### flow/design.v
`timescale 1ns/10ps
module  CED(
  input  clk,
  input  rst,
  input  enable,
  output reg ird,
  input  [7:0] idata,	
  output reg [13:0] iaddr,
  output reg cwr_mag_0,
  output reg [12:0] cdata_mag_wr0,
  output reg crd_mag_0,
  input  [12:0] cdata_mag_rd0,
  output reg [13:0] caddr_mag_0,
  output reg cwr_ang_0,
  output reg [12:0] cdata_ang_wr0,
  output reg crd_ang_0,
  input  [12:0] cdata_ang_rd0,
  output reg [13:0] caddr_ang_0,
  output reg cwr1,
  output reg [12:0] cdata_wr1,
  output reg crd1,
  input  [12:0] cdata_rd1,
  output reg [13:0] caddr_1,
  output reg cwr2,
  output reg [12:0] cdata_wr2,
  output reg [13:0] caddr_2,
  output done
);
  parameter INITIAL = 2'd0;
  parameter LAYER0  = 2'd1;
  parameter LAYER1  = 2'd2;
  parameter LAYER2  = 2'd3;
  parameter READ    = 2'd0;
  parameter EXECUTE = 2'd1;
  parameter WRITE   = 2'd2;
  reg  [2:0]  top_cs;
  reg  [2:0]  top_ns;
  reg  [2:0]  inner_cs;
  reg  [2:0]  inner_ns;
  reg  [13:0] p0_addr;  
  reg  [13:0] p1_addr;  
  reg  [12:0] gx_pixel;
  reg  [12:0] gy_pixel;
  reg  [5:0]  read0_cnt;
  reg  [2:0]  read1_cnt;
  reg  [3:0]  read2_cnt;
  reg  [7:0]  row_cnt;
  reg  [7:0]  column_cnt;
  reg         boundary0;
  wire        boundary;
  reg  [12:0] hys_data;
  wire        read_enable;
  wire        skip_to_write;
  wire        skip_to_write0;
  wire        skip_to_write1;
  wire        skip_to_write2;
  wire layer0_done;
  wire layer1_done;
  wire layer2_done;
  wire read0_done;
  wire read1_done;
  wire read2_done;
  wire read_done;
  assign read0_done = (read0_cnt==6'd41);
  assign read1_done = (read1_cnt==3'd6);
  assign read2_done = (read2_cnt==4'd12);
  assign layer0_done = (top_cs==LAYER0 && row_cnt==8'd126);
  assign layer1_done = (top_cs==LAYER1 && row_cnt==8'd126);
  assign layer2_done = (top_cs==LAYER2 && row_cnt==8'd126);
  assign read_enable = (crd_ang_0||crd_mag_0);
  assign boundary = (boundary0 & column_cnt!=0);
  assign read_done = (read0_done||read1_done||read2_done);
  assign skip_to_write0 = (read2_cnt==3 && hys_data>=13'd100);  
  assign skip_to_write1 = (read2_cnt==3 && hys_data<13'd50);    
  assign skip_to_write2 = (read2_cnt>=4 && read2_cnt<=12 && hys_data>=13'd100);    
  assign skip_to_write  = (skip_to_write0||skip_to_write1||skip_to_write2);
  assign done = layer2_done;
  always @(posedge clk, posedge rst) begin
    if (rst) begin
      top_cs <= INITIAL;
    end else begin
      top_cs <= top_ns;
    end
  end
  always @(*) begin
    top_ns=top_cs;
      case (top_cs)
        INITIAL:
          begin
            if (enable) begin
              top_ns=LAYER0;
            end
          end
        LAYER0:
          begin
            if (layer0_done) begin
              top_ns=LAYER1;
            end
          end
        LAYER1:
          begin
            if (layer1_done) begin
              top_ns=LAYER2;
            end
          end
        LAYER2:
          begin
          end
      endcase
  end
  always @(posedge clk, posedge rst) begin
    if (rst) begin
      inner_cs <= READ;
    end else begin
      inner_cs <= inner_ns;
    end
  end
  always @(*) begin
    inner_ns=inner_cs;
      case (inner_cs)
        READ:
          begin
            if (boundary0||skip_to_write) begin
              inner_ns=WRITE;
            end else if (read_done) begin
              inner_ns=EXECUTE;
            end
          end
        EXECUTE:
          begin
            inner_ns=WRITE;
          end
        WRITE:
          begin
            inner_ns=READ;
            if (boundary||layer1_done) begin
              inner_ns=WRITE;
            end
          end
      endcase
  end
  always @(*) begin
    ird=0;
    cwr_ang_0=0;
    cwr_mag_0=0;
    if (top_cs==LAYER0) begin
      case (inner_cs)
        READ:
          begin
            ird=1;
          end
        EXECUTE:
          begin
            ird=1;
          end
        WRITE:
          begin
            ird=1;
            cwr_ang_0=1;
            cwr_mag_0=1;
          end
      endcase
    end
  end
  always @(*) begin
    cwr1=0;
    crd_ang_0=0;
    crd_mag_0=0;
    if (top_cs==LAYER1) begin
      case (inner_cs)
        READ:
          begin
            crd_ang_0=1;
            crd_mag_0=1;
          end
        EXECUTE:
          begin
          end
        WRITE:
          begin
            cwr1=1;
          end
      endcase
    end
  end
  always @(*) begin
    crd1=0;
    cwr2=0;
    if (top_cs==LAYER2) begin
      case (inner_cs)
        READ:
          begin
            crd1=1;
          end
        EXECUTE:
          begin
          end
        WRITE:
          begin
            cwr2=1;
          end
      endcase
    end
  end
  wire [7:0] column_cnt_up;
  assign column_cnt_up = column_cnt+1;
  always @(posedge clk, posedge rst) begin
    if (rst) begin
      column_cnt <= 0;
    end else begin
      if (layer1_done) begin
        column_cnt <= 0;
      end else if (column_cnt!=8'd125 && inner_cs==WRITE) begin
        column_cnt <= column_cnt_up;
      end else if (column_cnt==8'd125 && inner_cs==WRITE) begin
        column_cnt <= 0;
      end
    end
  end
  wire [7:0] row_cnt_up;
  assign row_cnt_up = row_cnt+1;
  always @(posedge clk, posedge rst) begin
    if (rst) begin
      row_cnt <= 0;
    end else begin
      if (layer0_done||layer1_done) begin
        row_cnt <= 0;
      end else if (column_cnt!=8'd125 && inner_cs==WRITE) begin 
        row_cnt <= row_cnt;
      end else if (column_cnt==8'd125 && inner_cs==WRITE) begin
        row_cnt <= row_cnt_up;
      end
    end
  end
  wire [5:0] read0_cnt_up;
  assign read0_cnt_up = read0_cnt+1;
  always @(posedge clk, posedge rst) begin
    if (rst) begin
      read0_cnt <= 0;
    end else begin
      if (ird && read0_cnt!=6'd41) begin
        read0_cnt <= read0_cnt_up;
      end else if (ird && read0_cnt==6'd41) begin
        read0_cnt <= 0;
      end
    end
  end
  wire [2:0] read1_cnt_up;
  assign read1_cnt_up = read1_cnt+1;
  always @(posedge clk, posedge rst) begin
    if (rst) begin
      read1_cnt <= 0;
    end else begin
      if (read_enable && read1_cnt!=3'd6) begin
        read1_cnt <= read1_cnt_up;
      end else if (read_enable && read1_cnt==3'd6) begin
        read1_cnt <= 0;
      end
    end
  end
  wire [3:0] read2_cnt_up;
  assign read2_cnt_up = read2_cnt+1;
  always @(posedge clk, posedge rst) begin
    if (rst) begin
      read2_cnt <= 0;
    end else begin
      if (skip_to_write) begin
        read2_cnt <= 0;
      end else begin
        if (crd1 && read2_cnt!=4'd12) begin
          read2_cnt <= read2_cnt_up;
        end else if (crd1 && read2_cnt==4'd12) begin
          read2_cnt <= 0;
        end
      end
    end
  end
  wire [13:0] p0_addr_cnt_up; 
  wire [13:0] p0_addr_cnt_up3;
  assign p0_addr_cnt_up  = p0_addr+1;
  assign p0_addr_cnt_up3 = p0_addr+3;
  always @(posedge clk, posedge rst) begin
    if (rst) begin
      p0_addr <= 14'd129;
    end else begin
      if (read0_cnt==6'd8 && column_cnt!=8'd125) begin
        p0_addr <= p0_addr_cnt_up;
      end else if (read0_cnt==6'd8 && column_cnt==8'd125) begin
        p0_addr <= p0_addr_cnt_up3;
      end
    end
  end
  wire [13:0] p1_addr_cnt_up; 
  assign p1_addr_cnt_up  = p1_addr+1;
  always @(posedge clk, posedge rst) begin
    if (rst) begin
      p1_addr <= 14'd126;
    end else begin
      if (layer1_done) begin
        p1_addr <= 14'd126;
      end else if (top_cs>=LAYER1 && inner_cs==WRITE && row_cnt>=8'd1) begin
        p1_addr <= p1_addr_cnt_up;
      end
    end
  end
  wire [13:0] p0_addr1; 
  reg  [14:0] var1;
  assign p0_addr1=p0_addr+var1;  
  always @(*) begin
    var1 = 0;
    case (read0_cnt)
      0:  
        begin
          var1 = -14'd129;
        end
      1:  
        begin
          var1 = -14'd128;
        end
      2:  
        begin
          var1 = -14'd127;
        end
      3:  
        begin
          var1 = -14'd1;
        end
      4:  
        begin
          var1 = 0;
        end
      5:  
        begin
          var1 = 14'd1;
        end
      6:  
        begin
          var1 = 14'd127;
        end
      7:  
        begin
          var1 = 14'd128;
        end
      8:  
        begin
          var1 = 14'd129;
        end
    endcase
  end
  wire [13:0] p1_addr1;
  reg [14:0] var2;
  assign p1_addr1=p1_addr+var2;  
  always @(*) begin
    var2 = 0;
    case (read1_cnt)
      3:
        begin
          if (cdata_ang_rd0==13'd0) begin
            var2 = -14'd1;
          end else if (cdata_ang_rd0==13'd135) begin
            var2 = -14'd127;
          end else if (cdata_ang_rd0==13'd90) begin
            var2 = -14'd126;
          end else begin  
            var2 = -14'd125;
          end
        end
      4:
        begin
          if (cdata_ang_rd0==13'd0) begin
            var2 = 14'd1;
          end else if (cdata_ang_rd0==13'd135) begin
            var2 = 14'd127;
          end else if (cdata_ang_rd0==13'd90) begin
            var2 = 14'd126;
          end else begin  
            var2 = 14'd125;
          end
        end
    endcase
    if (hys_data>=13'd50 && hys_data<13'd100) begin
      case (read2_cnt)
        3: 
          begin
            var2 = -14'd127;
          end
        4: 
          begin
            var2 = -14'd126;
          end
        5: 
          begin
            var2 = -14'd125;
          end
        6: 
          begin
            var2 = -14'd1;
          end
        7: 
          begin
            var2 = 14'd1;
          end
        8: 
          begin
            var2 = 14'd125;
          end
        9: 
          begin
            var2 = 14'd126;
          end
        10: 
          begin
            var2 = 14'd127;
          end
      endcase
    end
  end
  always @(posedge clk, posedge rst) begin
    if (rst) begin
      iaddr<=0;
    end else begin
      if (ird) begin
        case (read0_cnt)
          0:
            begin
              iaddr<=p0_addr1;
            end
          1: 
            begin
              iaddr<=p0_addr1;
            end
          2:
            begin
              iaddr<=p0_addr1;
            end
          3:
            begin
              iaddr<=p0_addr1;
            end
          4:
            begin
              iaddr<=p0_addr1;
            end
          5:
            begin
              iaddr<=p0_addr1;
            end
          6:
            begin
              iaddr<=p0_addr1;
            end
          7:
            begin
              iaddr<=p0_addr1;
            end
          8:
            begin
              iaddr<=p0_addr1;
            end 
        endcase
      end
    end
  end
  reg  [9:0] idata_buffer_x;  
  wire [8:0] idata_mul2;
  assign idata_mul2 = idata<<1;
  always @(posedge clk, posedge rst) begin
    if (rst) begin
      idata_buffer_x <= 0;
    end else begin
      if (layer0_done) begin
        idata_buffer_x <= 0;
      end else if (ird) begin
        case (read0_cnt)
          2:
            begin
              idata_buffer_x <= -idata;
            end
          3:
            begin
              idata_buffer_x <= 0;
            end
          4:
            begin
              idata_buffer_x <= idata;
            end
          5:
            begin
              idata_buffer_x <= -idata_mul2;
            end
          6:
            begin
              idata_buffer_x <= 0;
            end
          7:
            begin
              idata_buffer_x <= idata_mul2;
            end
          8:
            begin
              idata_buffer_x <= -idata;
            end
          9:
            begin
              idata_buffer_x <= 0;
            end 
          10:
            begin
              idata_buffer_x <= idata;
            end 
        endcase
      end
    end
  end
  reg  [9:0] idata_buffer_y;  
  always @(posedge clk, posedge rst) begin
    if (rst) begin
      idata_buffer_y <= 0;
    end else begin
      if (layer0_done) begin
        idata_buffer_y <= 0;
      end else if (ird) begin
        case (read0_cnt)
          2:
            begin
              idata_buffer_y <= -idata;
            end
          3:
            begin
              idata_buffer_y <= -idata_mul2;
            end
          4:
            begin
              idata_buffer_y <= -idata;
            end
          5:
            begin
              idata_buffer_y <= 0;
            end
          6:
            begin
              idata_buffer_y <= 0;
            end
          7:
            begin
              idata_buffer_y <= 0;
            end
          8:
            begin
              idata_buffer_y <= idata;
            end
          9:
            begin
              idata_buffer_y <= idata_mul2;
            end 
          10:
            begin
              idata_buffer_y <= idata;
            end 
        endcase
      end
    end
  end
  wire [12:0] gx_pixel_sum;  
  assign gx_pixel_sum = $signed(gx_pixel)+$signed(idata_buffer_x);
  always @(posedge clk, posedge rst) begin
    if (rst) begin
      gx_pixel <= 0;
    end else begin
      if (read0_cnt>=6'd3) begin
        gx_pixel <= gx_pixel_sum;
      end else begin
        gx_pixel <= 0;
      end
    end
  end
  wire [12:0] gy_pixel_sum;  
  assign gy_pixel_sum = $signed(gy_pixel)+$signed(idata_buffer_y);
  always @(posedge clk, posedge rst) begin
    if (rst) begin
      gy_pixel <= 0;
    end else begin
      if (read0_cnt>=6'd3) begin
        gy_pixel <= gy_pixel_sum;
      end else begin
        gy_pixel <= 0;
      end
    end
  end
  reg  [12:0] mag0;
  wire [12:0] absolute_gx;
  wire [12:0] absolute_gy;
  wire [12:0] absolute_sum;
  assign absolute_gx = (gx_pixel_sum[12]==1)?(~gx_pixel_sum)+1:gx_pixel_sum; 
  assign absolute_gy = (gy_pixel_sum[12]==1)?(~gy_pixel_sum)+1:gy_pixel_sum; 
  assign absolute_sum = absolute_gx + absolute_gy;
  always @(posedge clk, posedge rst) begin
    if (rst) begin
      mag0 <= 0;
    end else begin
      mag0 <= absolute_sum;
    end
  end
  always @(posedge clk, posedge rst) begin
    if (rst) begin
      cdata_mag_wr0 <= 0;
    end else begin
      if (read0_cnt==12) begin
        cdata_mag_wr0 <= mag0;
      end
    end
  end
  wire [13:0] caddr_mag_0_cnt_up;
  assign caddr_mag_0_cnt_up = caddr_mag_0+1;
  always @(posedge clk, posedge rst) begin
    if (rst) begin
      caddr_mag_0 <= 0;
    end else begin
      if (cwr_mag_0) begin
        caddr_mag_0 <= caddr_mag_0_cnt_up;
      end else if (crd_mag_0) begin
        caddr_mag_0 <= p1_addr1;
      end
    end
  end
  wire [28:0] gy_pixel_sum_shf16 = gy_pixel_sum<<16;
  wire [28:0] div_out;
  divider2 div(
    .clk(clk),
    .rst(rst),
    .dividend(gy_pixel_sum_shf16),
    .divisor(gx_pixel_sum),
    .read0_cnt(read0_cnt),
    .out(div_out)
  );
  reg  [28:0] temp_result;
  always @(posedge clk, posedge rst) begin
    if (rst) begin
      temp_result <= 0;
    end else begin
      if (read0_cnt==6'd41) begin
        temp_result <= div_out;
      end
    end
  end
  reg ang_is_0;
  reg ang_is_90;
  always @(posedge clk, posedge rst) begin
    if (rst) begin
      ang_is_0 <= 0;
    end else begin
      if (read0_cnt==11) begin
        if (gy_pixel_sum==0 && gx_pixel_sum==0) begin
          ang_is_0 <= 1;
        end else begin
          ang_is_0 <= 0;
        end
      end
    end
  end
  always @(posedge clk, posedge rst) begin
    if (rst) begin
      ang_is_90 <= 0;
    end else begin
      if (read0_cnt==11) begin
        if (gy_pixel_sum!=0 && gx_pixel_sum==0) begin
          ang_is_90 <= 1;
        end else begin
          ang_is_90 <= 0;
        end
      end
    end
  end
  reg  [12:0] ang;
  always @(posedge clk, posedge rst) begin
    if (rst) begin
      ang <= 13'd0;
    end else begin
      if (ang_is_0) begin
        ang <= 13'd0;
      end else if (ang_is_90) begin
        ang <= 13'd90;
      end else begin
        if ($signed(temp_result)<$signed(29'h00006A09)&&$signed(temp_result)>$signed(29'h1FFF95F7)) begin
          ang <= 13'd0;
        end else if ($signed(temp_result)>$signed(29'h00006A09)&&$signed(temp_result)<$signed(29'h00026A09)) begin
          ang <= 13'd45;
        end else if ($signed(temp_result)>$signed(29'h00026A09)||$signed(temp_result)<$signed(29'h1FFD95F7)) begin
          ang <= 13'd90;
        end else if ($signed(temp_result)<$signed(29'h1FFF95F7)&&$signed(temp_result)>$signed(29'h1FFD95F7)) begin
          ang <= 13'd135;
        end
      end
    end
  end
  always @(*) begin
    cdata_ang_wr0 = ang;
  end
  wire [13:0] caddr_ang_0_cnt_up;
  assign caddr_ang_0_cnt_up = caddr_ang_0+1;
  always @(posedge clk, posedge rst) begin
    if (rst) begin
      caddr_ang_0 <= 0;
    end else begin
      if (cwr_ang_0) begin
        caddr_ang_0 <= caddr_ang_0_cnt_up;
      end else if (crd_ang_0) begin
        caddr_ang_0 <= p1_addr;
      end
    end
  end
  reg [12:0] mag1_0;
  reg [12:0] mag1_1;
  reg [12:0] mag1_2;
  always @(posedge clk, posedge rst) begin
    if (rst) begin
      mag1_0 <= 0;
    end else begin
      if (read1_cnt==3'd4) begin
        mag1_0 <= cdata_mag_rd0;
      end
    end
  end
  always @(posedge clk, posedge rst) begin
    if (rst) begin
      mag1_1 <= 0;
    end else begin
      if (read1_cnt==3'd5) begin
        mag1_1 <= cdata_mag_rd0;
      end
    end
  end
  always @(posedge clk, posedge rst) begin
    if (rst) begin
      mag1_2 <= 0;
    end else begin
      if (read1_cnt==3'd6) begin
        mag1_2 <= cdata_mag_rd0;
      end
    end
  end
  always @(*) begin
    boundary0 = 0;
    if (top_cs>=LAYER1) begin
      if (row_cnt==0||row_cnt==8'd125||column_cnt==0||column_cnt==8'd125) begin
        boundary0 = 1;
      end
    end
  end
  always @(*) begin
    cdata_wr1 = 0;
    if (boundary0) begin
      cdata_wr1 = 0;
    end else begin
      if (mag1_0>=mag1_1 && mag1_0>=mag1_2) begin
        cdata_wr1 = mag1_0;
      end
    end
  end
  wire [13:0] caddr_1_cnt_up;
  assign caddr_1_cnt_up = caddr_1+1;
  always @(posedge clk, posedge rst) begin
    if (rst) begin
      caddr_1 <= 0;
    end else begin
      if (cwr1) begin
        caddr_1 <= caddr_1_cnt_up;
      end else if (crd1) begin
        caddr_1 <= p1_addr1;
      end 
    end
  end
  always @(posedge clk, posedge rst) begin
    if (rst) begin
      hys_data <= 0;
    end else begin
      if (read2_cnt>=3'd2) begin
        if (cdata_rd1>=hys_data) begin
          hys_data <= cdata_rd1;
        end
      end else if (read2_cnt==3'd1) begin
        hys_data <= 0;
      end
    end
  end
  always @(*) begin
    cdata_wr2 = 0;
    if (boundary0) begin
      cdata_wr2 = 0;
    end else begin
      if (hys_data>=13'd100) begin
        cdata_wr2 = 13'd255;
      end else if (hys_data<13'd50) begin
        cdata_wr2 = 0;
      end 
    end
  end
  wire [13:0] caddr_2_cnt_up;
  assign caddr_2_cnt_up = caddr_2+1;
  always @(posedge clk, posedge rst) begin
    if (rst) begin
      caddr_2 <= 0;
    end else begin
      if (cwr2) begin
        caddr_2 <= caddr_2_cnt_up;
      end
    end
  end
endmodule
module divider2 (
  input                clk,
  input                rst,
  input      [28:0]    dividend,   
  input      [12:0]    divisor,    
  input      [5:0]     read0_cnt,
  output reg [28:0]    out
);
  parameter S0  = 0;
  parameter S1  = 1;
  parameter S2  = 2;
  parameter S3  = 3;
  parameter S4  = 4;
  parameter S5  = 5;
  parameter S6  = 6;
  parameter S7  = 7;
  parameter S8  = 8;
  parameter S9  = 9;
  parameter S10 = 10;
  parameter S11 = 11;
  parameter S12 = 12;
  parameter S13 = 13;
  parameter S14 = 14;
  parameter S15 = 15;
  parameter S16 = 16;
  parameter S17 = 17;
  parameter S18 = 18;
  parameter S19 = 19;
  parameter S20 = 20;
  parameter S21 = 21;
  parameter S22 = 22;
  parameter S23 = 23;
  parameter S24 = 24;
  parameter S25 = 25;
  parameter S26 = 26;
  parameter S27 = 27;
  parameter S28 = 28;
  reg [4:0]  div_cs;
  reg [4:0]  div_ns;
  reg        sign;
  reg [28:0] udividend;  
  reg [12:0] udivisor;   
  reg [13:0] udividend_reg;
  reg [28:0] merchant;
  reg [12:0] remainder;
  always @(posedge clk, posedge rst) begin
    if (rst) begin
      div_cs <= S0;
    end else begin
      if (read0_cnt>=12 && read0_cnt<41) begin
        div_cs <= div_ns;
      end else begin
        div_cs <= S0;
      end
    end
  end
  always @(*) begin
    div_ns = div_cs;
    case (div_cs)
      S0:
        begin
          div_ns = S1;
        end
      S1:
        begin
          div_ns = S2;
        end
      S2:
        begin
          div_ns = S3;
        end
      S3:
        begin
          div_ns = S4;
        end
      S4:
        begin
          div_ns = S5;
        end
      S5:
        begin
          div_ns = S6;
        end
      S6:
        begin
          div_ns = S7;
        end
      S7:
        begin
          div_ns = S8;
        end
      S8:
        begin
          div_ns = S9;
        end
      S9:
        begin
          div_ns = S10;
        end
      S10:
        begin
          div_ns = S11;
        end
      S11:
        begin
          div_ns = S12;
        end
      S12:
        begin
          div_ns = S13;
        end
      S13:
        begin
          div_ns = S14;
        end
      S14:
        begin
          div_ns = S15;
        end
      S15:
        begin
          div_ns = S16;
        end
      S16:
        begin
          div_ns = S17;
        end
      S17:
        begin
          div_ns = S18;
        end
      S18:
        begin
          div_ns = S19;
        end
      S19:
        begin
          div_ns = S20;
        end
      S20:
        begin
          div_ns = S21;
        end
      S21:
        begin
          div_ns = S22;
        end
      S22:
        begin
          div_ns = S23;
        end
      S23:
        begin
          div_ns = S24;
        end
      S24:
        begin
          div_ns = S25;
        end
      S25:
        begin
          div_ns = S26;
        end
      S26:
        begin
          div_ns = S27;
        end
      S27:
        begin
          div_ns = S28;
        end
      S28:
        begin
          div_ns = S0;
        end
    endcase
  end
  reg [28:0] udividend0;
  reg [12:0] udivisor0;
  always @(*) begin
    udividend0 = (dividend[28]==1) ? ~(dividend)+1 : dividend;
    udivisor0 = (divisor[12]==1)  ? ~(divisor)+1  : divisor;  
  end
  always @(posedge clk, posedge rst) begin
    if (rst) begin
      udividend <= 0;
      udivisor  <= 0;
    end else begin
      if (read0_cnt==11) begin
        udividend <= udividend0;
        udivisor  <= udivisor0;
      end
    end
  end
  always @(*) begin
    udividend_reg = 0;
    case (div_cs)
      S0:
        begin
          udividend_reg = udividend[28];
        end
      S1:
        begin
          udividend_reg = {remainder, udividend[27]};
        end
      S2:
        begin
          udividend_reg = {remainder, udividend[26]};
        end
      S3:
        begin
          udividend_reg = {remainder, udividend[25]};
        end
      S4:
        begin
          udividend_reg = {remainder, udividend[24]};
        end
      S5:
        begin
          udividend_reg = {remainder, udividend[23]};
        end
      S6:
        begin
          udividend_reg = {remainder, udividend[22]};
        end
      S7:
        begin
          udividend_reg = {remainder, udividend[21]};
        end
      S8:
        begin
          udividend_reg = {remainder, udividend[20]};
        end
      S9:
        begin
          udividend_reg = {remainder, udividend[19]};
        end
      S10:
        begin
          udividend_reg = {remainder, udividend[18]};
        end
      S11:
        begin
          udividend_reg = {remainder, udividend[17]};
        end
      S12:
        begin
          udividend_reg = {remainder, udividend[16]};
        end
      S13:
        begin
          udividend_reg = {remainder, udividend[15]};
        end
      S14:
        begin
          udividend_reg = {remainder, udividend[14]};
        end
      S15:
        begin
          udividend_reg = {remainder, udividend[13]};
        end
      S16:
        begin
          udividend_reg = {remainder, udividend[12]};
        end
      S17:
        begin
          udividend_reg = {remainder, udividend[11]};
        end
      S18:
        begin
          udividend_reg = {remainder, udividend[10]};
        end
      S19:
        begin
          udividend_reg = {remainder, udividend[9]};
        end
      S20:
        begin
          udividend_reg = {remainder, udividend[8]};
        end
      S21:
        begin
          udividend_reg = {remainder, udividend[7]};
        end
      S22:
        begin
          udividend_reg = {remainder, udividend[6]};
        end
      S23:
        begin
          udividend_reg = {remainder, udividend[5]};
        end
      S24:
        begin
          udividend_reg = {remainder, udividend[4]};
        end
      S25:
        begin
          udividend_reg = {remainder, udividend[3]};
        end
      S26:
        begin
          udividend_reg = {remainder, udividend[2]};
        end
      S27:
        begin
          udividend_reg = {remainder, udividend[1]};
        end
      S28:
        begin
          udividend_reg = {remainder, udividend[0]};
        end
    endcase
  end
  wire [28:0] merchant_shf;
  wire [28:0] merchant_shf_up;
  assign merchant_shf = (merchant<<1);
  assign merchant_shf_up = (merchant<<1)+1;
  always @(posedge clk, posedge rst) begin
    if (rst) begin
      merchant <= 0;
    end else begin
      if (read0_cnt==41) begin
        merchant <= 0;
      end else begin
        if (udividend_reg>=udivisor && read0_cnt>=12) begin
          merchant <= merchant_shf_up;   
        end else begin
          merchant <= merchant_shf;      
        end
      end
    end
  end
  wire [12:0] remainder0;
  assign remainder0 = udividend_reg-udivisor;
  always @(posedge clk, posedge rst) begin
    if (rst) begin
      remainder <= 0;
    end else begin
      remainder <= udividend_reg;
      if (udividend_reg>=udivisor) begin
        remainder <= remainder0;  
      end
    end
  end
  wire sign_bit = dividend[28]^divisor[12];
  always @(posedge clk, posedge rst) begin
    if (rst) begin
      sign <= 0;
    end else begin
      if (read0_cnt==11) begin
        sign <= sign_bit;
      end
    end
  end
  always @(*) begin
    out = (sign==1) ? (~merchant)+1 : merchant;
  end
endmodule
### flow/constraint.sdc
create_clock -name core_clock -period 4.62 [get_ports {clk}]
set_input_delay 0.9240 -clock core_clock [delete_from_list [all_inputs] [get_ports {clk}]]
set_output_delay 0.9240 -clock core_clock [all_outputs]
set_load 0.01 [all_outputs]
### flow/run.sh
#!/bin/bash
# the make line also repeats each setting of config.mk as NAME=value (left out here)
make -C /OpenROAD-flow-scripts/flow DESIGN_CONFIG=/design/flow/config.mk WORK_HOME=/design/flow/orfs CLKGATE_MAP_FILE= finish
### flow/config.mk
export PLATFORM = sky130hd
export DESIGN_NAME = CED
export DESIGN_NICKNAME = CED
export VERILOG_FILES = /design/flow/design.v
export SDC_FILE = /design/flow/constraint.sdc
export NUM_CORES = 4
export LEC_CHECK = 0
export CAP_MARGIN = 10
export CELL_PAD_IN_SITES_DETAIL_PLACEMENT = 0
export CELL_PAD_IN_SITES_GLOBAL_PLACEMENT = 3
export CORE_MARGIN = 9
export CORE_UTILIZATION = 62
export GPL_ROUTABILITY_DRIVEN = 1
export GPL_TIMING_DRIVEN = 0
export MAX_ROUTING_LAYER = met4
export MIN_ROUTING_LAYER = met1
export PLACE_DENSITY_LB_ADDON = 0.22
export SETUP_SLACK_MARGIN = 1.14
export SLEW_MARGIN = 40
export TNS_END_PERCENT = 10
==> flow_summary.ini, run 1 <==
; physical design summary
[logic_synthesis]
synthesis.area_um2 = 22500
top_cells_by_count = dfrtp_1, nand2_1, nor2_1, o21ai_0, a21oi_1
yosysCellCount = 2352
mux_share = 0.04949
avgSynthCellArea_um2 = 9.567
synth-seq-area-share = 0.4377
yosysTopAreaCell = dfrtp_1
simple_gate_share = 0.1661
edf_count = 0
yosys_register_bits = 393
postSynthCellCount = 2352
ys_chip_area_um2 = 22500
compound_area_frac = 0.1525
synth_top_flop_cell = dfrtp_1
yosysUniqueCellTypes = 83
ys_async_sr_fraction = 1.000
adder_share = 0.08685
yosysWarnings = 2
synthMostInstantiatedCell = dfrtp_1
ys_sh_xor = 0.06528
synthDominantCellAreaShare = 0.4248
top_cells_by_area = dfrtp_1, ha_1, mux2_2
ys_top_logic_family = simple AND/OR/NAND/NOR gates

[die]
chip_area_um2 = 43470
core_area_um2 = 35660
fp_util = 0.6311
die_h_um = 208.5
rows = 69
die-width_um = 208.5

[outcome]
error_line = [ERROR FLW-0024] Place density exceeds 1.0 (current PLACE_DENSITY_LB_ADDON =  0.22). Please check if the value of  PLACE_DENSITY_LB_ADDON is between 0 and 0.99.
lastStage = global placement without I/O
status = aborted with a tool error
==> inputs of run 2 (changes only) <==
- CAP_MARGIN: 10 -> 20
- CELL_PAD_IN_SITES_DETAIL_PLACEMENT: 0 -> unset
- CELL_PAD_IN_SITES_GLOBAL_PLACEMENT: 3 -> unset
- CORE_MARGIN: 9 -> 2
- CORE_UTILIZATION: 62 -> 58
- GPL_ROUTABILITY_DRIVEN: 1 -> unset
- GPL_TIMING_DRIVEN: 0 -> unset
- MAX_ROUTING_LAYER: met4 -> unset
- MIN_ROUTING_LAYER: met1 -> unset
- PLACE_DENSITY_LB_ADDON: 0.22 -> unset
- SETUP_SLACK_MARGIN: 1.14 -> 0.96
- SLEW_MARGIN: 40 -> 20
- TNS_END_PERCENT: 10 -> unset
- clock period: 4.62 -> 3.54 ns (I/O delays scaled with it)
==> flow_summary.ini, run 2 <==
; yosys + openroad results
[setup_path]
crit_required_ns = 4.03
critPathLaunch = idata_buffer_y[0]
critPathSlowestCell = dfrtp_1
crit_fanout = 4
endpoint_kind = flop
crit_type = reg2reg
critPathTopFamily = AND-OR/OR-AND gates
crit_buf_inv = 3
worstPathArrival_ns = 4.81
critPathLaunchType = flop
path_depth = 22
crit_path_cell_trace = ha_2, inv_2, fa_2, nand2b_4, a21oi_4, nor4b_4, nor3b_2, a221oi_2, xnor2_2, buf_6, mux2i_4, fa_2, a21o_1, a21oi_2, o21bai_1, a21oi_2, o21bai_1, a21oi_2, nor2b_1, a221oi_2, buf_4, xor2_1
crit_path_end = mag0[10]
r2r_slack_ns = -0.78
max_stage_delay_ns = 0.40
r2r-end = mag0[10]
rr_startpoint = idata_buffer_y[0]
crit_top_cell = a21oi_2
r2r_cells = 22

[logic_synthesis]
top_cells_by_count = dfrtp_1, nand2_1, nor2_1, o21ai_0, a21oi_1
yosysCellCount = 2352
synthMostInstantiatedCell = dfrtp_1
yosysUniqueCellTypes = 83
synth-seq-area-share = 0.4377
adder_share = 0.08685
synthDominantCellAreaShare = 0.4248
avgSynthCellArea_um2 = 9.567
compound_area_frac = 0.1525
synth_top_flop_cell = dfrtp_1
ys_sh_xor = 0.06528
yosysWarnings = 2
ys_chip_area_um2 = 22500
simple_gate_share = 0.1661
ys_async_sr_fraction = 1.000
postSynthCellCount = 2352
yosysTopAreaCell = dfrtp_1
mux_share = 0.04949
synthesis.area_um2 = 22500
top_cells_by_area = dfrtp_1, ha_1, mux2_2
ys_top_logic_family = simple AND/OR/NAND/NOR gates
edf_count = 0
yosys_register_bits = 393

[min_path]
min_from = mag0[3]
min-delay-path-class = reg2reg
hold_end = cdata_mag_wr0[3]
min_path_cells = 1

[routing]
drcViolationCount = 0
drtIter0Drc = 1339
wl_um = 66930
dr_total_vias = 20210
wl_per_cell_um = 19.55
dr.pass1.iters = 7
vias_per_cell = 5.904
ant_nets = 0
insertedDiodeCount = 0

[clock_network]
ctsHoldBuffers = 0
h-tree-depth = 2
cts_tree = yes
cts_buffers = 44
path_clk_slew_ns = 0.07
clk_path_buf_depth = 3
insertion_delay_ns = 0.58
cts_sinks = 393
cts_root_buffer = clkbuf_16

[grt]
grt_busiest_layer = met2
globalRouteMet1Util = 0.3788
use_met3 = 0.04805
grt_pass1_wl_um = 101400
grt_max_degree = 118
grt_antenna_before_repair = 0
grt.total_usage = 0.3053
use_met2 = 0.5370
gr-total-overflow = 0
grt_pass1_vias = 20260

[timing]
slew_headroom = 0.2891
fin_crit_sh = 1.221
worstMarginPinSlew_ns = 1.059
min_period_ns = 4.322
rsz0062_at_grt = true
fin_ws_ns = -0.7823
setup_viol = 46
slew_viol_final = 0
skew_ns = 0.01592
max_freq_ghz = 0.2314
finalHoldViolations = 0

[pwr]
seq_power_mw = 4.53
p_leak_nw = 14.77
p_int_mw = 7.721
power_density_nw_per_um2 = 309.3
clock_power_share = 0.502
finalPower_mw = 9.910
pwr-share-comb = 0.041
p_comb_uw = 402
p_sw_frac = 0.2209
seqPwrFrac = 0.457
p_switching_mw = 2.189
maxPowerGroup = clock
ir_drop_mv = 0.3927
clk-power_mw = 4.98

[final_layout]
syn2layout_area_growth_pct = 42.39
post-route-util = 0.8329
fin_nets = 3075

[outcome]
status = complete, but fails checks
so.violations = setup timing

[placement]
pre_cts_slack_ns = -0.9777
gp_congestion = 0.8640
port_buffers = 170
dp_hpwl_um = 40880

[run]
openroad.warnings = 48
drv_cap = 0

[die]
chip_area_um2 = 40390
ios = 181
die_h_um = 201.0
die-width_um = 201.0
fp_util = 0.5850
rows = 72
core_area_um2 = 38470
run 2: routing by layer:
layer / wire (um) / up-vias
li1: - / 9305
met1: 26700 / 10030
met2: 34160 / 669
met3: 3338 / 202
met4: 2729 / 0
met5: 0 / -
run 2: area by class of cell:
class / instances / area, um2
Multi-Input combinational cell: 1738 / 14260
Sequential cell: 393 / 9856
Fill cell: 2185 / 6427
Timing Repair Buffer: 561 / 5185
Clock buffer: 57 / 1231
Tap cell: 518 / 648.1
Inverter: 134 / 538.0
Clock inverter: 21 / 314.1
Timing Repair inverter: 1 / 5.005
run 2: what timing repair did:
item / in CTS / in global routing
hold endpoints to repair: 0 / 0
setup endpoints to repair: 180 / 198
pin swaps: 105 / 115
resized: 383 / 242
gates cloned: 2 / 6
buffers inserted: 111 / 57
run 2: metrics by stage:
| step | cells | TNS [ns] | hold WS [ns] | cell area, um2 |
|---|---|---|---|---|
| 2_1_floorplan | 2361 | -951.49 | 0.4367 | 23210 |
| 3_3_place_gp | 3169 | -19.62 | 0.4530 | 26720 |
| 3_5_place_dp | 3169 | -24.79 | 0.4529 | 26730 |
| 4_1_cts | 3360 | -18.17 | 0.4781 | 30400 |
| 5_1_grt | 3423 | -28.96 | 0.4721 | 32040 |
| 6_report | 3423 | -20.58 | 0.4753 | 32040 |
==> inputs of run 3 (changes only) <==
- CORE_UTILIZATION: 58 -> 66
- SETUP_SLACK_MARGIN: 0.96 -> 0.69
- clock period: 3.54 -> 2.65 ns (I/O delays scaled with it)
==> flow_summary.ini, run 3 <==
; physical design summary
[logic_synthesis]
synth-seq-area-share = 0.4377
synth_top_flop_cell = dfrtp_1
avgSynthCellArea_um2 = 9.567
yosys_register_bits = 393
top_cells_by_area = dfrtp_1, ha_1, mux2_2
compound_area_frac = 0.1525
yosysTopAreaCell = dfrtp_1
synthMostInstantiatedCell = dfrtp_1
postSynthCellCount = 2352
edf_count = 0
ys_sh_xor = 0.06528
simple_gate_share = 0.1661
yosysUniqueCellTypes = 83
synthesis.area_um2 = 22500
yosysCellCount = 2352
synthDominantCellAreaShare = 0.4248
adder_share = 0.08685
mux_share = 0.04949
ys_chip_area_um2 = 22500
top_cells_by_count = dfrtp_1, nand2_1, nor2_1, o21ai_0, a21oi_1
ys_top_logic_family = simple AND/OR/NAND/NOR gates
yosysWarnings = 2
ys_async_sr_fraction = 1.000

[placement]
gp_congestion = 0.9374
dp_hpwl_um = 44380
pre_cts_slack_ns = -1.718
port_buffers = 170

[die]
ios = 181
rows = 67
fp_util = 0.6710
die-width_um = 188.6
chip_area_um2 = 35590
die_h_um = 188.6
core_area_um2 = 33530

[outcome]
status = aborted with a tool error
lastStage = clock tree synthesis
error_line = [ERROR DPL-0033] detailed placement checks failed during check placement.
run 3: stage by stage:
| stage | instances | setup TNS, ns | instance area, um2 | total power, mW |
|---|---|---|---|---|
| after floorplan | 2361 | -1269.65 | 23520 | 6.464 |
| after detailed placement | 3319 | -95.77 | 28680 | 6.756 |
| after global placement | 3319 | -82.57 | 28680 | 6.729 |
==> inputs of run 4 (changes only) <==
- CORE_UTILIZATION: 66 -> 72
- PLACE_DENSITY_LB_ADDON: unset -> 0.3
- SETUP_SLACK_MARGIN: 0.69 -> 1.18
- clock period: 2.65 -> 4.14 ns (I/O delays scaled with it)
==> flow_summary.ini, run 4 <==
; physical design summary
[placement]
port_buffers = 170
gp_congestion = 0.9533
place_inst = 2899
place_area_um2 = 25280
dp_hpwl_um = 41730

[die]
ios = 181
die-width_um = 180.8
chip_area_um2 = 32680
rows = 64
fp_util = 0.7337
core_area_um2 = 30670
die_h_um = 180.8

[logic_synthesis]
synthMostInstantiatedCell = dfrtp_1
adder_share = 0.08685
yosysWarnings = 2
mux_share = 0.04949
synth-seq-area-share = 0.4377
yosys_register_bits = 393
avgSynthCellArea_um2 = 9.567
edf_count = 0
ys_top_logic_family = simple AND/OR/NAND/NOR gates
simple_gate_share = 0.1661
synthDominantCellAreaShare = 0.4248
synthesis.area_um2 = 22500
ys_sh_xor = 0.06528
synth_top_flop_cell = dfrtp_1
top_cells_by_area = dfrtp_1, ha_1, mux2_2
ys_async_sr_fraction = 1.000
top_cells_by_count = dfrtp_1, nand2_1, nor2_1, o21ai_0, a21oi_1
yosysTopAreaCell = dfrtp_1
postSynthCellCount = 2352
ys_chip_area_um2 = 22500
compound_area_frac = 0.1525
yosysCellCount = 2352
yosysUniqueCellTypes = 83

[grt]
grt.total_usage = 0.8990
gr-total-overflow = 464

[clock_network]
cts_buffers = 41
clk_path_buf_depth = 3
cts_sinks = 393
cts_root_buffer = clkbuf_16
ctsHoldBuffers = 0
h-tree-depth = 2

[outcome]
error_line = [ERROR GRT-0232] Routing congestion too high. Check the congestion heatmap in the GUI.
lastStage = global routing
status = aborted with a tool error
[run 4: per-stage QoR]
stage,TNS (ns),setup slack (ns)
after floorplan,-757.03,-1.967
after global placement,-2.695,-0.3600
after detailed placement,-4.443,-0.4434
after CTS,-1.931,-0.1460
[run 4: per-layer routing]
layer,overflow,global-route usage
met3,18,0.7871
met5,0,0.5230
met4,206,0.9442
met1,13,0.8874
met2,227,1.013
[run 4: repair_timing]
item,4_1_cts
gates resized,368
buffers inserted,111
cloned,2
pin swaps,129
endpoints found under the setup margin,152
==> inputs of run 5 (changes only) <==
- CORE_UTILIZATION: 72 -> 37
- PLACE_DENSITY_LB_ADDON: 0.3 -> unset
- SETUP_SLACK_MARGIN: 1.18 -> unset
- clock period: 4.14 -> 6.28 ns (I/O delays scaled with it)
==> flow_summary.ini, run 5 <==
; yosys + openroad results
[outcome]
status = finished clean

[pwr]
p_sw_frac = 0.2264
clock_power_share = 0.486
ir_drop_mv = 0.1672
power_density_nw_per_um2 = 202.4
p_switching_mw = 1.211
p_int_mw = 4.139
seqPwrFrac = 0.478
clk-power_mw = 2.60
pwr-share-comb = 0.036
p_leak_nw = 12.06
seq_power_mw = 2.56
maxPowerGroup = clock
p_comb_uw = 193

[logic_synthesis]
ys_async_sr_fraction = 1.000
yosysCellCount = 2352
synthMostInstantiatedCell = dfrtp_1
synth-seq-area-share = 0.4377
ys_top_logic_family = simple AND/OR/NAND/NOR gates
yosysTopAreaCell = dfrtp_1
compound_area_frac = 0.1525
synthDominantCellAreaShare = 0.4248
top_cells_by_area = dfrtp_1, ha_1, mux2_2
avgSynthCellArea_um2 = 9.567
adder_share = 0.08685
postSynthCellCount = 2352
simple_gate_share = 0.1661
synth_top_flop_cell = dfrtp_1
synthesis.area_um2 = 22500
mux_share = 0.04949
yosysWarnings = 2
top_cells_by_count = dfrtp_1, nand2_1, nor2_1, o21ai_0, a21oi_1
ys_chip_area_um2 = 22500
ys_sh_xor = 0.06528
yosys_register_bits = 393
edf_count = 0
yosysUniqueCellTypes = 83

[grt]
grt_max_degree = 133
grt_pass1_vias = 17680
grt.total_usage = 0.1752
grt_pass1_wl_um = 91040
gr-total-overflow = 0
grt_antenna_before_repair = 2

[final_layout]
final_area_um2 = 26440
final-comb-area_um2 = 11770
fin_nets = 2700
syn2layout_area_growth_pct = 17.50
register_area_um2 = 9848
n_fill_cell = 5681

[setup_path]
worstPathArrival_ns = 4.19
crit_path_cell_trace = ha_1, nor2b_1, o21a_1, o21a_1, o21a_1, o21a_1, o21a_1, o21ai_0, nand2b_1, a2111oi_0, nor3_2, and2_1, clkdlybuf4s50_1
critPathSlowestCell = a2111oi_0
crit_path_end = cdata_wr1[2]
path_depth = 13
crit_buf_inv = 1
rr_startpoint = div.div_cs[16]
critPathLaunch = mag1_0[1]
r2r_cells = 17
endpoint_kind = output pin
max_stage_delay_ns = 0.71
r2r-end = div.remainder[4]
crit_top_cell = o21a_1
crit_type = reg2out
critPathTopFamily = AND-OR/OR-AND gates
r2r_slack_ns = 1.26
critPathLaunchType = flop
crit_fanout = 12
crit_required_ns = 5.02

[routing]
wl_per_cell_um = 16.57
vias_per_cell = 5.296
insertedDiodeCount = 0
drtIter0Drc = 1141
dr_total_vias = 17570
drcViolationCount = 0
dr.pass1.iters = 5
ant_nets = 0
wl_um = 54950

[min_path]
hold_end = caddr_2[13]
min_from = caddr_2[13]
min_path_cells = 1
min-delay-path-class = reg2reg

[clock_network]
cts_root_buffer = clkbuf_16
post-cts-setup-buffer-count = 0
cts_buffers = 45
h-tree-depth = 2
insertion_delay_ns = 0.59
cts_tree = yes
cts_sinks = 393
clk_path_buf_depth = 3
ctsHoldBuffers = 0
ctsResizeCount = 0
path_clk_slew_ns = 0.06

[timing]
finalHoldViolations = 0
fin_ws_ns = 0.8371
slew_headroom = 0.2904
setup_tns_ns = 0
fin_crit_sh = 0.8667
setup_viol = 0
skew_ns = 0.02289
rsz0062_at_grt = false
worstMarginPinSlew_ns = 1.061
slew_viol_final = 0
min_period_ns = 5.443
max_freq_ghz = 0.1837

[die]
fp_util = 0.3735
rows = 90
core_area_um2 = 60250
ios = 181
die-width_um = 250.6
die_h_um = 250.6
chip_area_um2 = 62800

[placement]
dp_hpwl_um = 40300
pre_cts_slack_ns = 0.7324
port_buffers = 170
gp_congestion = 0.8772
place_area_um2 = 24930

[run]
openroad.warnings = 46
drv_cap = 0
[run 5: metrics by stage]
step | total power, mW | cells | utilization | hold WS [ns]
floorplan | 2.717 | 2361 | - | 0.4367
global placement | 2.793 | 3232 | 0.4137 | 0.4590
detailed placement | 2.798 | 3232 | 0.4137 | 0.4615
CTS | 5.438 | 3316 | 0.4385 | 0.4752
global route | 5.564 | 3317 | 0.4389 | 0.4850
finish | 5.350 | 3317 | 0.4389 | 0.4681
[run 5: layer usage]
metal	track usage	wire length, um	up-vias
li1	-	-	8559
met1	0.2272	24860	8542
met2	0.2946	26180	370
met3	0.03377	2436	94
met4	0.05577	1460	2
met5	0	13	-
[run 5: cell type report]
type                            instances  share of cell area
Clock buffer                           64             0.04983
Timing Repair Buffer                  186             0.06999
Clock inverter                         20            0.006483
Multi-Input combinational cell       1738              0.4451
Sequential cell                       393              0.3725
Tap cell                              782             0.03701
Inverter                              134             0.01917
==> inputs of run 6 (changes only) <==
- CAP_MARGIN: 20 -> 10
- CELL_PAD_IN_SITES_DETAIL_PLACEMENT: unset -> 0
- CELL_PAD_IN_SITES_GLOBAL_PLACEMENT: unset -> 0
- CORE_ASPECT_RATIO: unset -> 1.04
- CORE_UTILIZATION: 37 -> 68
- CTS_CLUSTER_SIZE: unset -> 74
- GPL_ROUTABILITY_DRIVEN: unset -> 0
- GPL_TIMING_DRIVEN: unset -> 1
- HOLD_SLACK_MARGIN: unset -> 0.25
- MAX_ROUTING_LAYER: unset -> met5
- MIN_ROUTING_LAYER: unset -> met1
- PLACE_DENSITY_LB_ADDON: unset -> 0.22
- SETUP_SLACK_MARGIN: unset -> -0.23
- TNS_END_PERCENT: unset -> 10
- clock period: 6.28 -> 4.24 ns (I/O delays scaled with it)
==> flow_summary.ini, run 6 <==
; yosys + openroad results
[outcome]
status = complete, but fails checks
so.violations = setup timing

[timing]
min_period_ns = 4.433
rsz0062_at_grt = true
max_freq_ghz = 0.2256
skew_ns = 0.01567
slew_headroom = 0.3261
fin_crit_sh = 1.046
worstMarginPinSlew_ns = 1.011
slew_viol_final = 0
setup_viol = 16
fin_ws_ns = -0.1934
finalHoldViolations = 0

[clock_network]
cts_tree = yes
cts_sinks = 393
insertion_delay_ns = 0.55
h-tree-depth = 2
ctsHoldBuffers = 0
clk_path_buf_depth = 3
cts_buffers = 41
path_clk_slew_ns = 0.06
cts_root_buffer = clkbuf_16

[setup_path]
crit_buf_inv = 2
rr_startpoint = idata_buffer_y[0]
max_stage_delay_ns = 0.46
crit_fanout = 6
crit_path_cell_trace = ha_4, nor2b_1, o21a_1, o21a_1, o21a_1, o21a_1, o21a_1, o21ai_1, nand2b_1, a2111oi_4, buf_4, nor3_4, and2_1, dlygate4sd2_1
crit_required_ns = 3.39
critPathLaunchType = flop
crit_top_cell = o21a_1
critPathSlowestCell = dfrtp_2
path_depth = 14
endpoint_kind = output pin
crit_path_end = cdata_wr1[11]
critPathTopFamily = AND-OR/OR-AND gates
critPathLaunch = mag1_0[1]
r2r-end = mag0[12]
crit_type = reg2out
worstPathArrival_ns = 3.59
r2r_slack_ns = -0.14
r2r_cells = 23

[pwr]
p_int_mw = 6.083
p_leak_nw = 12.52
clock_power_share = 0.471
pwr-share-comb = 0.042
clk-power_mw = 3.66
maxPowerGroup = sequential cells
seqPwrFrac = 0.487
seq_power_mw = 3.79
ir_drop_mv = 0.2921
p_switching_mw = 1.691
power_density_nw_per_um2 = 290.6
p_comb_uw = 326
p_sw_frac = 0.2175

[routing]
drtIter0Drc = 1671
wl_per_cell_um = 19.08
drcViolationCount = 0
wl_um = 57780
dr_total_vias = 19120
vias_per_cell = 6.313
ant_nets = 0
dr.pass1.iters = 6

[logic_synthesis]
ys_top_logic_family = simple AND/OR/NAND/NOR gates
yosysCellCount = 2352
yosysUniqueCellTypes = 83
synth-seq-area-share = 0.4377
simple_gate_share = 0.1661
ys_chip_area_um2 = 22500
postSynthCellCount = 2352
adder_share = 0.08685
synthMostInstantiatedCell = dfrtp_1
edf_count = 0
synthDominantCellAreaShare = 0.4248
yosysTopAreaCell = dfrtp_1
avgSynthCellArea_um2 = 9.567
synth_top_flop_cell = dfrtp_1
yosysWarnings = 2
top_cells_by_count = dfrtp_1, nand2_1, nor2_1, o21ai_0, a21oi_1
compound_area_frac = 0.1525
ys_sh_xor = 0.06528
ys_async_sr_fraction = 1.000
synthesis.area_um2 = 22500
mux_share = 0.04949
top_cells_by_area = dfrtp_1, ha_1, mux2_2
yosys_register_bits = 393

[grt]
grt_pass1_wl_um = 92940
grt_pass1_vias = 19110
gr-total-overflow = 0
grt_max_degree = 95
grt.total_usage = 0.3295
grt_antenna_before_repair = 1

[final_layout]
fin_nets = 2783
post-route-util = 0.8246
syn2layout_area_growth_pct = 18.88
n_fill_cell = 1807

[min_path]
hold_end = cdata_mag_wr0[12]
min_from = mag0[12]
min-delay-path-class = reg2reg
min_path_cells = 1

[placement]
pre_cts_slack_ns = -0.6041
dp_hpwl_um = 39540
port_buffers = 170

[die]
die_h_um = 189.5
die-width_um = 182.4
fp_util = 0.6936
ios = 181
chip_area_um2 = 34560
core_area_um2 = 32440
rows = 67

[run]
openroad.warnings = 43
drv_cap = 0
==> run 6: cell type report <==
cell class / count / area, um2 / area share
clock buffer: 65 / 1269 / 0.04743
timing repair buffer: 272 / 2512 / 0.09392
multi-input combinational: 1739 / 11980 / 0.4478
clock inverter: 10 / 110.1 / 0.004116
sequential: 393 / 9852 / 0.3683
inverter: 134 / 506.7 / 0.01894
antenna: 1 / 2.502 / 0.00009355
tap: 414 / 518.0 / 0.01936
==> run 6: repair_timing <==
| item | CTS | global route |
|---|---|---|
| gates resized | 29 | 33 |
| pin swaps | 6 | 12 |
| gates cloned | 1 | 0 |
| setup buffers | 4 | 4 |
| endpoints found under the setup margin | 17 | 27 |
==> run 6: stage by stage <==
step	hold WS, ns	instances	power (mW)	TNS [ns]	instance area, um2
after detailed placement	0.4632	2943	4.149	-9.448	25090
after global placement	0.4551	2943	4.135	-4.798	25080
after floorplan	0.4367	2361	4.025	-726.51	22540
after global routing	0.4955	3027	7.994	-7.237	26750
after CTS	0.4829	3023	7.796	-2.866	26590
final	0.4793	3028	7.774	-2.410	26750
==> run 6: per-layer routing <==
layer | part of all wire | GRT usage
met1 | 0.39 | 0.4097
met2 | 0.51 | 0.5809
met3 | 0.062 | 0.04135
met4 | 0.040 | 0.1436
met5 | 0 | 0
==> inputs of run 7 (changes only) <==
- ABC_AREA: unset -> 1
- CAP_MARGIN: 10 -> 20
- CELL_PAD_IN_SITES_DETAIL_PLACEMENT: 0 -> 2
- CELL_PAD_IN_SITES_GLOBAL_PLACEMENT: 0 -> unset
- CORE_ASPECT_RATIO: 1.04 -> 0.68
- CORE_UTILIZATION: 68 -> 70
- CTS_CLUSTER_SIZE: 74 -> unset
- GPL_ROUTABILITY_DRIVEN: 0 -> unset
- GPL_TIMING_DRIVEN: 1 -> 0
- HOLD_SLACK_MARGIN: 0.25 -> unset
- MAX_ROUTING_LAYER: met5 -> met4
- PLACE_DENSITY_LB_ADDON: 0.22 -> 0.21
- SETUP_SLACK_MARGIN: -0.23 -> unset
- SLEW_MARGIN: 20 -> 40
- TNS_END_PERCENT: 10 -> 5
- clock period: 4.24 -> 8.08 ns (I/O delays scaled with it)
==> flow_summary.ini, run 7 <==
; physical design summary
[logic_synthesis]
synth_top_flop_cell = dfrtp_1
yosysTopAreaCell = dfrtp_1
ys_chip_area_um2 = 23750
ys_sh_xor = 0.04667
ys_async_sr_fraction = 1.000
synth-seq-area-share = 0.4146
synthMostInstantiatedCell = nand2_1
avgSynthCellArea_um2 = 7.930
mux_share = 0.007059
yosysUniqueCellTypes = 70
postSynthCellCount = 2995
yosysCellCount = 2995
edf_count = 0
synthesis.area_um2 = 23750
simple_gate_share = 0.2231
ys_top_logic_family = simple AND/OR/NAND/NOR gates
top_cells_by_area = dfrtp_1, nand2_1, ha_1
top_cells_by_count = nand2_1, inv_1, dfrtp_1, nor2_1, o21ai_0
synthDominantCellAreaShare = 0.4025
compound_area_frac = 0.1304
yosys_register_bits = 393
yosysWarnings = 2
adder_share = 0.08228

[die]
chip_area_um2 = 35450
fp_util = 0.7131
rows = 55
die_h_um = 155.9
core_area_um2 = 33310
die-width_um = 227.4
ios = 181

[outcome]
lastStage = detailed placement
status = aborted with a tool error
error_line = [ERROR DPL-0033] detailed placement checks failed during check placement.

[placement]
gp_congestion = 0.9868
port_buffers = 170
run 7: stage by stage:
step              instance area, um2  power [mW]  worst slack, ns
floorplan                      23790       2.061            1.185
global placement               26060       2.104           -1.157
==> inputs of run 8 (changes only) <==
- ABC_AREA: 1 -> unset
- CAP_MARGIN: 20 -> 10
- CELL_PAD_IN_SITES_DETAIL_PLACEMENT: 2 -> 0
- CELL_PAD_IN_SITES_GLOBAL_PLACEMENT: unset -> 3
- CORE_ASPECT_RATIO: 0.68 -> unset
- CORE_MARGIN: 2 -> 7
- CORE_UTILIZATION: 70 -> 62
- GPL_ROUTABILITY_DRIVEN: unset -> 0
- GPL_TIMING_DRIVEN: 0 -> 1
- MIN_ROUTING_LAYER: met1 -> met2
- PLACE_DENSITY_LB_ADDON: 0.21 -> 0.22
- SETUP_SLACK_MARGIN: unset -> -0.47
- TNS_END_PERCENT: 5 -> 10
- clock period: 8.08 -> 6.26 ns (I/O delays scaled with it)
==> flow_summary.ini, run 8 <==
; physical design summary
[logic_synthesis]
mux_share = 0.04949
postSynthCellCount = 2352
simple_gate_share = 0.1661
edf_count = 0
yosys_register_bits = 393
ys_sh_xor = 0.06528
top_cells_by_count = dfrtp_1, nand2_1, nor2_1, o21ai_0, a21oi_1
synth_top_flop_cell = dfrtp_1
ys_async_sr_fraction = 1.000
adder_share = 0.08685
yosysWarnings = 2
yosysUniqueCellTypes = 83
compound_area_frac = 0.1525
ys_top_logic_family = simple AND/OR/NAND/NOR gates
avgSynthCellArea_um2 = 9.567
yosysTopAreaCell = dfrtp_1
yosysCellCount = 2352
synth-seq-area-share = 0.4377
ys_chip_area_um2 = 22500
synthesis.area_um2 = 22500
synthMostInstantiatedCell = dfrtp_1
top_cells_by_area = dfrtp_1, ha_1, mux2_2
synthDominantCellAreaShare = 0.4248

[outcome]
error_line = [ERROR FLW-0024] Place density exceeds 1.0 (current PLACE_DENSITY_LB_ADDON =  0.22). Please check if the value of  PLACE_DENSITY_LB_ADDON is between 0 and 0.99.
status = aborted with a tool error
lastStage = global placement without I/O

[die]
rows = 69
fp_util = 0.6311
chip_area_um2 = 41820
core_area_um2 = 35660
die_h_um = 204.5
die-width_um = 204.5
==> inputs of run 9 (changes only) <==
- CELL_PAD_IN_SITES_GLOBAL_PLACEMENT: 3 -> 0
- CORE_MARGIN: 7 -> 2
- CORE_UTILIZATION: 62 -> 70
- CTS_CLUSTER_DIAMETER: unset -> 31
- MAX_ROUTING_LAYER: met4 -> met5
- MIN_ROUTING_LAYER: met2 -> met1
- SETUP_SLACK_MARGIN: -0.47 -> 0.6
- SLEW_MARGIN: 40 -> 20
- clock period: 6.26 -> 4.09 ns (I/O delays scaled with it)
==> flow_summary.ini, run 9 <==
; yosys + openroad results
[placement]
dp_hpwl_um = 40380
pre_cts_slack_ns = -0.9316
port_buffers = 170

[timing]
holdWs_ns = 0.4768
fin_ws_ns = -1.300
min_period_ns = 5.390
max_freq_ghz = 0.1855
finalHoldViolations = 0
setup_viol = 46
setup_tns_ns = -22.00
slew_viol_final = 0
rsz0062_at_grt = true
slew_headroom = 0.2828
skew_ns = 0.02729
worstMarginPinSlew_ns = 1.068
fin_crit_sh = 1.318

[logic_synthesis]
edf_count = 0
ys_async_sr_fraction = 1.000
top_cells_by_area = dfrtp_1, ha_1, mux2_2
synthDominantCellAreaShare = 0.4248
yosysCellCount = 2352
synthesis.area_um2 = 22500
yosys_register_bits = 393
yosysTopAreaCell = dfrtp_1
mux_share = 0.04949
simple_gate_share = 0.1661
top_cells_by_count = dfrtp_1, nand2_1, nor2_1, o21ai_0, a21oi_1
ys_chip_area_um2 = 22500
ys_top_logic_family = simple AND/OR/NAND/NOR gates
yosysWarnings = 2
adder_share = 0.08685
compound_area_frac = 0.1525
synth-seq-area-share = 0.4377
postSynthCellCount = 2352
avgSynthCellArea_um2 = 9.567
synthMostInstantiatedCell = dfrtp_1
ys_sh_xor = 0.06528
yosysUniqueCellTypes = 83
synth_top_flop_cell = dfrtp_1

[die]
core_area_um2 = 31640
ios = 181
rows = 65
fp_util = 0.7113
chip_area_um2 = 33600
die-width_um = 183.3
die_h_um = 183.3

[setup_path]
critPathLaunch = idata_buffer_y[6]
crit_required_ns = 4.62
crit_top_cell = xnor2_1
crit_path_end = mag0[12]
r2r_slack_ns = -1.30
path_depth = 18
crit_buf_inv = 2
critPathSlowestCell = xnor2_1
critPathTopFamily = AND-OR/OR-AND gates
r2r-end = mag0[12]
rr_startpoint = idata_buffer_y[6]
crit_type = reg2reg
crit_fanout = 7
worstPathArrival_ns = 5.92
critPathLaunchType = flop
r2r_cells = 18
endpoint_kind = flop
max_stage_delay_ns = 0.86
crit_path_cell_trace = ha_1, nor2_1, nor4b_4, nor3b_2, a221oi_2, xnor2_1, buf_4, buf_12, a21oi_1, xnor2_1, ha_1, a21oi_2, o21bai_1, a21oi_2, nor2b_2, a221oi_4, o31ai_4, xnor2_1

[min_path]
hold_end = iaddr[6]
min-delay-path-class = reg2reg
min_path_cells = 2
min_from = iaddr[6]

[pwr]
p_int_mw = 8.383
maxPowerGroup = clock
ir_drop_mv = 0.3123
seq_power_mw = 3.93
clk-power_mw = 6.64
p_comb_uw = 389
finalPower_mw = 10.97
pwr-share-comb = 0.035
p_sw_frac = 0.2356
p_leak_nw = 13.72
clock_power_share = 0.606
power_density_nw_per_um2 = 375.9
p_switching_mw = 2.584
seqPwrFrac = 0.359

[grt]
grt_pass1_vias = 22210
use_met3 = 0.09909
use_met2 = 0.7695
globalRouteMet1Util = 0.5172
grt_busiest_layer = met2
grt_pass1_wl_um = 119600
grt.total_usage = 0.4514
grt_antenna_before_repair = 13
gr-total-overflow = 0
grt_max_degree = 75

[clock_network]
path_clk_slew_ns = 0.06
ctsHoldBuffers = 0
insertion_delay_ns = 0.62
cts_root_buffer = clkbuf_16
clk_path_buf_depth = 3
cts_sinks = 393
cts_tree = yes
h-tree-depth = 3
cts_buffers = 77

[routing]
wl_um = 90700
drcViolationCount = 0
vias_per_cell = 7.449
drtIter0Drc = 4248
ant_nets = 0
dr.pass1.iters = 10
wl_per_cell_um = 28.85
dr_total_vias = 23420

[run]
openroad.warnings = 44
drv_cap = 0

[outcome]
so.violations = setup timing
status = complete, but fails checks

[final_layout]
fin_nets = 2878
syn2layout_area_growth_pct = 29.67
post-route-util = 0.9223
[run 9: final cells by class]
type                            instances  area, um2
Clock buffer                          100       2126
Fill cell                            1000       2459
Tap cell                              402      503.0
Timing Repair Buffer                  332       3072
Clock inverter                         41      520.5
Multi-Input combinational cell       1738      12580
Antenna cell                            4      10.01
Inverter                              134      509.2
Sequential cell                       393       9857
[run 9: what timing repair did]
action / 4_1_cts / 5_1_grt
pin swaps: 62 / 66
gates cloned: 1 / 2
setup endpoints to repair: 74 / 84
endpoints found under the hold margin: 0 / 0
resized: 194 / 91
buffers inserted: 12 / 15
[run 9: through the flow]
step | std cells | instance area, um2
floorplan | 2361 | 22540
detailed placement | 2969 | 25380
CTS | 3123 | 28630
global route | 3140 | 29170
global placement | 2969 | 25380
finish | 3144 | 29180
[run 9: per-layer routing]
| metal | vias to the layer above | routed length, um | share of wire |
|---|---|---|---|
| met4 | 22 | 9743 | 0.11 |
| met2 | 2535 | 40170 | 0.44 |
| met1 | 10870 | 27820 | 0.31 |
| met5 | - | 202 | 0.0022 |
| li1 | 8922 | - | - |
| met3 | 1066 | 12770 | 0.14 |
==> inputs of run 10 (changes only) <==
- CAP_MARGIN: 10 -> 20
- CELL_PAD_IN_SITES_DETAIL_PLACEMENT: 0 -> unset
- CELL_PAD_IN_SITES_GLOBAL_PLACEMENT: 0 -> unset
- CORE_UTILIZATION: 70 -> 72
- CTS_CLUSTER_DIAMETER: 31 -> 373
- GPL_ROUTABILITY_DRIVEN: 0 -> unset
- GPL_TIMING_DRIVEN: 1 -> unset
- MAX_ROUTING_LAYER: met5 -> unset
- MIN_ROUTING_LAYER: met1 -> unset
- PLACE_DENSITY: unset -> 0.81
- PLACE_DENSITY_LB_ADDON: 0.22 -> unset
- SETUP_SLACK_MARGIN: 0.6 -> -0.28
- TNS_END_PERCENT: 10 -> unset
- clock period: 4.09 -> 2.73 ns (I/O delays scaled with it)
==> flow_summary.ini, run 10 <==
; physical design summary
[logic_synthesis]
edf_count = 0
ys_top_logic_family = simple AND/OR/NAND/NOR gates
yosys_register_bits = 393
compound_area_frac = 0.1525
synth-seq-area-share = 0.4377
yosysWarnings = 2
ys_async_sr_fraction = 1.000
yosysCellCount = 2352
top_cells_by_count = dfrtp_1, nand2_1, nor2_1, o21ai_0, a21oi_1
yosysUniqueCellTypes = 83
synthDominantCellAreaShare = 0.4248
avgSynthCellArea_um2 = 9.567
synthMostInstantiatedCell = dfrtp_1
synth_top_flop_cell = dfrtp_1
yosysTopAreaCell = dfrtp_1
top_cells_by_area = dfrtp_1, ha_1, mux2_2
postSynthCellCount = 2352
simple_gate_share = 0.1661
ys_chip_area_um2 = 22500
ys_sh_xor = 0.06528
adder_share = 0.08685
mux_share = 0.04949
synthesis.area_um2 = 22500

[outcome]
lastStage = clock tree synthesis
error_line = [ERROR DPL-0038] Utilization greater than 100%, impossible to legalize
status = aborted with a tool error

[placement]
dp_hpwl_um = 48830
port_buffers = 170
pre_cts_slack_ns = -1.814
gp_congestion = 0.9664

[die]
ios = 181
die-width_um = 180.8
fp_util = 0.7337
rows = 64
core_area_um2 = 30670
chip_area_um2 = 32680
die_h_um = 180.8
[run 10: stage by stage]
| step | std cells | instance area [um2] |
|---|---|---|
| floorplan | 2361 | 22910 |
| global placement | 3242 | 27810 |
| detailed placement | 3242 | 27810 |
==> inputs of run 11 (changes only) <==
- CTS_CLUSTER_DIAMETER: 373 -> 193
- CTS_CLUSTER_SIZE: unset -> 39
- PLACE_DENSITY: 0.81 -> unset
- PLACE_DENSITY_LB_ADDON: unset -> 0.24
- SETUP_SLACK_MARGIN: -0.28 -> 0.96
- clock period: 2.73 -> 3.36 ns (I/O delays scaled with it)
==> flow_summary.ini, run 11 <==
; physical design summary
[die]
chip_area_um2 = 32680
die-width_um = 180.8
die_h_um = 180.8
core_area_um2 = 30670
fp_util = 0.7337
rows = 64
ios = 181

[outcome]
lastStage = clock tree synthesis
error_line = [ERROR DPL-0033] detailed placement checks failed during check placement.
status = aborted with a tool error

[logic_synthesis]
ys_async_sr_fraction = 1.000
edf_count = 0
yosysWarnings = 2
yosysCellCount = 2352
ys_chip_area_um2 = 22500
yosysTopAreaCell = dfrtp_1
synth-seq-area-share = 0.4377
synth_top_flop_cell = dfrtp_1
top_cells_by_area = dfrtp_1, ha_1, mux2_2
ys_sh_xor = 0.06528
top_cells_by_count = dfrtp_1, nand2_1, nor2_1, o21ai_0, a21oi_1
simple_gate_share = 0.1661
compound_area_frac = 0.1525
yosysUniqueCellTypes = 83
postSynthCellCount = 2352
avgSynthCellArea_um2 = 9.567
synthMostInstantiatedCell = dfrtp_1
adder_share = 0.08685
mux_share = 0.04949
synthDominantCellAreaShare = 0.4248
synthesis.area_um2 = 22500
ys_top_logic_family = simple AND/OR/NAND/NOR gates
yosys_register_bits = 393

[placement]
place_area_um2 = 27380
place_inst = 3136
gp_congestion = 0.9379
pre_cts_slack_ns = -1.178
port_buffers = 170
dp_hpwl_um = 48210
-- run 11: through the flow --
| stage | TNS [ns] | hold slack, ns | util |
|---|---|---|---|
| detailed placement | -43.40 | 0.4641 | 0.8929 |
| global placement | -29.88 | 0.4474 | 0.8929 |
| floorplan | -1013.38 | 0.4367 | - |
Power is estimated from default activity; no workload was simulated.
